## asx_soupbintcp_itch
module asx_soupbintcp_itch (
    input  wire        clk,
    input  wire        rst,
    input  wire        ip_payload_valid,
    input  wire [7:0]  ip_payload_data,
    input  wire        ip_payload_start,
    input  wire        ip_payload_end,
    output wire [15:0] tcp_src_port,
    output wire [15:0] tcp_dst_port,
    output wire [31:0] tcp_seq_num,
    output wire [31:0] tcp_ack_num,
    output wire [3:0] tcp_data_offset,
    output wire [7:0] tcp_flags,
    output wire [15:0] tcp_window,
    output wire tcp_flag_syn,
    output wire tcp_flag_ack,
    output wire tcp_flag_fin,
    output wire tcp_flag_rst,
    output wire tcp_flag_psh,
    output wire tcp_header_valid,
    output wire tcp_parse_error,
    output wire session_active,
    output wire [63:0] session_sequence,
    output wire [7:0] pkt_type,
    output wire pkt_type_valid,
    output wire pkt_heartbeat,
    output wire pkt_login_accepted,
    output wire pkt_login_rejected,
    output wire pkt_end_session,
    output wire [31:0] seq_data_count,
    output wire [31:0] heartbeat_count,
    output wire parse_error,
    output wire msg_valid,
    output wire [7:0] msg_type,
    output wire msg_error,
    output wire [31:0] timestamp,
    output wire [63:0] order_id,
    output wire [31:0] orderbook_id,
    output wire side,
    output wire add_order_valid,
    output wire add_order_start,
    output wire [63:0] quantity,
    output wire [31:0] price,
    output wire [15:0] order_attributes,
    output wire order_executed_valid,
    output wire [63:0] exec_quantity,
    output wire order_cancel_valid,
    output wire order_delete_valid,
    output wire order_replace_valid,
    output wire directory_valid,
    output wire system_event_valid,
    output wire [7:0] event_code,
    output wire [31:0] total_messages,
    output wire [31:0] parse_errors
);
clock: 2.4 ns
lec_check: 0
abc_area: 1
cap_margin: 20
cell_pad_in_sites_global_placement: 3
core_margin: 2
core_utilization: 32
cts_cluster_diameter: 377
hold_slack_margin: 0.11
max_routing_layer: met5
place_density_lb_addon: 0.16
setup_slack_margin: 0.43
slew_margin: 0
run.sh (not shown) runs the stock make flow with config.mk's settings and CLKGATE_MAP_FILE=.
The baseline reached the layout checks and failed them: setup timing.
Rerun with:
Settings changed: CELL_PAD_IN_SITES_GLOBAL_PLACEMENT 3 to default, CORE_ASPECT_RATIO from default to 1.46, CORE_UTILIZATION 32 to 62, CTS_CLUSTER_DIAMETER 377 to 75, HOLD_SLACK_MARGIN 0.11 to default, MAX_ROUTING_LAYER met5 to default, PLACE_DENSITY_LB_ADDON 0.16 to default, SETUP_SLACK_MARGIN 0.43 to default, SLEW_MARGIN 0 to 20.
Clock period 2.4 ns to 2.51 ns, I/O delays scaled along.
Effect: The changed run ran to the end with violations: setup timing; routed wire length decreases by a little under a tenth; sequential share of layout area increases by 3.3 points; setup slack is better by 0.047 ns; cell count decreases by roughly a tenth.
Rerun with:
Settings changed: CORE_ASPECT_RATIO 1.46 to 0.5, CORE_UTILIZATION 62 to 68, CTS_CLUSTER_DIAMETER 75 to 62.
Result: With this change the flow stopped in global routing. Die area falls by a little under a tenth. Area after synthesis stays the same. Synthesized cell count does not change.
Rerun with:
Settings changed: CORE_ASPECT_RATIO 0.5 to default, CORE_UTILIZATION 68 to 72, CTS_CLUSTER_DIAMETER 62 to 397.
Clock period 2.51 ns to 1.45 ns, I/O delays scaled along.
Now the flow stopped in detailed placement (DPL-0038). Die size goes down by about 5.7%. Synthesized cell count stays the same. Area after synthesis is unchanged.
Rerun with:
Settings changed: CTS_CLUSTER_DIAMETER 397 to 394, CTS_CLUSTER_SIZE from default to 97, PLACE_DENSITY from default to 0.4.
Clock period 1.45 ns to 2.77 ns, I/O delays scaled along.
The changed run ended with an error in global routing (GRT-0232). Area after synthesis stays the same. Synthesized cell count stays the same. Die size is unchanged.
Rerun with:
Settings changed: ABC_AREA 1 to default, CORE_ASPECT_RATIO from default to 1.54, CORE_UTILIZATION 72 to 66, CTS_CLUSTER_DIAMETER 394 to default, CTS_CLUSTER_SIZE 97 to 51, GPL_TIMING_DRIVEN from default to 1, PLACE_DENSITY 0.4 to default, SLEW_MARGIN 20 to 40.
Effect: The changed run reached the layout checks and failed them: setup timing. Synthesized cell count decreases by about a fifth. Die size increases slightly. Synthesized area decreases by a little under a tenth.

* * *

Setup of try-violet:
asx_soupbintcp_itch again, from the RTL that the note above started with.
clock: 3.36 ns
lec_check: 0
cap_margin: 20
core_aspect_ratio: 1.54
core_margin: 5
core_utilization: 48
gpl_timing_driven: 1
place_density_lb_addon: 0.18
slew_margin: 40
The inputs of try-yarrow differ from those of try-violet as listed below.
- swapping 5 for 2 in CORE_MARGIN
- clearing PLACE_DENSITY_LB_ADDON, which used to be 0.18
- swapping 48 for 68 in CORE_UTILIZATION
- swapping 1.54 for 1.03 in CORE_ASPECT_RATIO
- putting CTS_CLUSTER_SIZE at 36 where nothing was set
- swapping 3.36 for 2.33 in the clock period (ns, I/O delays scaled along)
--- outcome ---
try-yarrow terminated abnormally: 4_1_cts reported DPL-0033. try-yarrow against try-violet: Yosys chip area stayed essentially flat, area after synthesis stayed essentially flat, number of placed instances, taps included fell by 107, height of the die fell by about 32%. Per the comparison of try-yarrow with try-violet, cell row count -32%; effective utilization at floorplan +21 points; overall die area -about 32%; multiplexer fraction of the synthesized cell area ~0 delta. Re synthesized cell count: no difference whatsoever between try-violet and try-yarrow. Half-perimeter wire length after placement for try-yarrow is higher than for try-violet.
Here is what was changed in the inputs of try-cedar compared with try-yarrow.
- GPL_TIMING_DRIVEN no longer set, was 1
- CORE_ASPECT_RATIO no longer set, was 1.03
- SLEW_MARGIN now 20, was 40
- CTS_CLUSTER_SIZE no longer set, was 36
- CORE_UTILIZATION now 71, was 68
- the clock period (ns, I/O delays scaled along) now 3.63, was 2.33
Findings:
The flow ended early for try-cedar: it failed with a tool error in 5_1_grt.
try-cedar against try-yarrow; cell total after placement is down by a few percent.
Sort try-yarrow and try-cedar by height of the die asc -> top: try-cedar
From try-yarrow to try-cedar the numbers moved as follows: fraction of the core area occupied by cells at floorplan saw an increase; number of rows in the core area saw a decrease; placer's final routability congestion estimate saw little to no change; placeable core area saw a decrease.
The die size of try-cedar falls short of that of try-yarrow by about 4%.

* * *

run 1:
Starting RTL as in the previous note.
clock: 2.22 ns
lec_check: 0
abc_area: 0
cap_margin: 20
cell_pad_in_sites_global_placement: 1
core_margin: 7
core_utilization: 51
cts_cluster_size: 56
gpl_timing_driven: 0
hold_slack_margin: 0.09
min_routing_layer: met2
place_density_lb_addon: 0.18
slew_margin: 30
tns_end_percent: 80
Nothing crashed in run 1 and all stages finished; the problem is that the final layout failed, the offending checks being setup timing.
What run 2 does differently from run 1 at the input level:
# run 1
export LEC_CHECK = 0
export ABC_AREA = 0
export CAP_MARGIN = 20
export CELL_PAD_IN_SITES_GLOBAL_PLACEMENT = 1
export CORE_MARGIN = 7
export CORE_UTILIZATION = 51
export CTS_CLUSTER_SIZE = 56
export GPL_TIMING_DRIVEN = 0
export HOLD_SLACK_MARGIN = 0.09
export MIN_ROUTING_LAYER = met2
export PLACE_DENSITY_LB_ADDON = 0.18
export SLEW_MARGIN = 30
export TNS_END_PERCENT = 80
create_clock -name core_clock -period 2.22 [get_ports {clk}]
# run 2
export LEC_CHECK = 0
export CAP_MARGIN = 20
export CORE_MARGIN = 2
export CORE_UTILIZATION = 40
export SLEW_MARGIN = 20
create_clock -name core_clock -period 3.63 [get_ports {clk}]
==> comparison <==
Maximum clock frequency was higher in the run labelled run 1.
Note that the sum of net half-perimeters after detailed placement recorded for run 2 amounts to 0.882 times the value seen in run 1.
Compared with run 1, in run 2 relative contribution of the clock network to total power rose by 1.7 points, post-route met1 wirelength rose by 37 mm, global-route track usage on met1 rose by 28 points, core utilization fell by 20 points.
Run 2: full flow OK, the timing, design-rule and antenna checks passed
Run 2 vs run 1, final clock period utilization by the worst path went down by 41 points.
Edits applied to the flow inputs when going from run 2 to run 3:
# run 2
export LEC_CHECK = 0
export CAP_MARGIN = 20
export CORE_MARGIN = 2
export CORE_UTILIZATION = 40
export SLEW_MARGIN = 20
create_clock -name core_clock -period 3.63 [get_ports {clk}]
# run 3
export LEC_CHECK = 0
export CAP_MARGIN = 20
export CORE_MARGIN = 2
export CORE_UTILIZATION = 72
export MAX_ROUTING_LAYER = met4
export PLACE_DENSITY = 0.66
export SLEW_MARGIN = 20
create_clock -name core_clock -period 4.07 [get_ports {clk}]
==> comparison <==
Stage in which a tool error killed run 3: 5_1_grt. [compare] base=run 2 new=run 3: number of buffers added by the clock tree synthesis step shows a reduction of about 10%, die footprint fell 44%. Re count of buffers added by post-CTS timing repair for setup: no difference whatsoever between run 3 and run 2. Final weighted congestion in routability-driven placement grows by more than 10% when moving from run 2 to run 3. Looking at post-cts repair resize count, run 3 sits 1 higher than run 2 does. Compared with run 2, run 3 shows a higher final HPWL from detailed placement. Standard-cell row count shrinks by more than a quarter when moving from run 2 to run 3.
What run 4 does differently from run 3 at the input level:
# run 3
export LEC_CHECK = 0
export CAP_MARGIN = 20
export CORE_MARGIN = 2
export CORE_UTILIZATION = 72
export MAX_ROUTING_LAYER = met4
export PLACE_DENSITY = 0.66
export SLEW_MARGIN = 20
create_clock -name core_clock -period 4.07 [get_ports {clk}]
# run 4
export LEC_CHECK = 0
export ABC_AREA = 1
export CAP_MARGIN = 20
export CORE_ASPECT_RATIO = 1.33
export CORE_MARGIN = 2
export CORE_UTILIZATION = 62
export SLEW_MARGIN = 20
create_clock -name core_clock -period 2.56 [get_ports {clk}]
==> comparison <==
Final checks on run 4, whose flow otherwise completed, came back failing, citing setup timing.
Detailed-placement wirelength estimate of run 4 exceeds that of run 3 by a few percent.
[compare] base=run 3 new=run 4: core area moved up; die footprint up about 25%; quantity of gates resized following cts rose 20; synthesized chip area reported by yosys up 2300 um^2.

* * *

Starting RTL as in the previous note.
export LEC_CHECK = 0
export ABC_AREA = 0
export CAP_MARGIN = 20
export CELL_PAD_IN_SITES_DETAIL_PLACEMENT = 2
export CELL_PAD_IN_SITES_GLOBAL_PLACEMENT = 1
export CORE_MARGIN = 9
export CORE_UTILIZATION = 51
export CTS_CLUSTER_SIZE = 20
export GPL_ROUTABILITY_DRIVEN = 0
export GPL_TIMING_DRIVEN = 1
export HOLD_SLACK_MARGIN = 0.09
export MIN_ROUTING_LAYER = met2
export PLACE_DENSITY_LB_ADDON = 0.22
export SLEW_MARGIN = 30
export TNS_END_PERCENT = 80
create_clock -name core_clock -period 2.22 [get_ports {clk}]
The first run ended with an error in 3_5_place_dp (DPL-0033).
Change:
Settings changed: ABC_AREA 0 to unset, CELL_PAD_IN_SITES_DETAIL_PLACEMENT 2 to unset, CELL_PAD_IN_SITES_GLOBAL_PLACEMENT 1 to unset, CORE_MARGIN 9 to 2, CORE_UTILIZATION 51 to 9, CTS_CLUSTER_SIZE 20 to unset, GPL_ROUTABILITY_DRIVEN 0 to unset, GPL_TIMING_DRIVEN 1 to unset, HOLD_SLACK_MARGIN 0.09 to unset, MIN_ROUTING_LAYER met2 to unset, PLACE_DENSITY_LB_ADDON 0.22 to unset, SLEW_MARGIN 30 to 20, TNS_END_PERCENT 80 to unset.
Clock period 2.22 ns to 7.24 ns, I/O delays scaled along.
Effect: This time the run finished with timing, DRC and antenna clean. Synthesized cell count is unchanged. Synthesized area stays the same. Die size goes up to 5.0 times its value.
Change:
Settings changed: CORE_UTILIZATION 9 to 40.
Clock period 7.24 ns to 5.0 ns, I/O delays scaled along.
What happened: Utilization goes up by 41 points. First-iteration DRC count grows by 6.5%. Design area went down by 10%. Area after synthesis does not change.
Change:
Settings changed: CORE_UTILIZATION 40 to 64, CTS_CLUSTER_SIZE set to 36, SETUP_SLACK_MARGIN set to 0.6.
Clock period 5.0 ns to 2.02 ns, I/O delays scaled along.
Now the flow never finished: it broke off in 4_1_cts.
Synthesized area stays the same.
Die area goes down by 37%.
Synthesized cell count stays the same.
Change:
Settings changed: CORE_ASPECT_RATIO set to 0.5, CORE_UTILIZATION 64 to 62, CTS_CLUSTER_SIZE 36 to unset, SETUP_SLACK_MARGIN 0.6 to unset.
Clock period 2.02 ns to 2.51 ns, I/O delays scaled along.
=> Now the flow finished with setup timing left; synthesized area stays the same; die area increases by 3.4%; synthesized cell count is unchanged.
Power figures rest on the tool's default switching activity, not on a simulated workload.
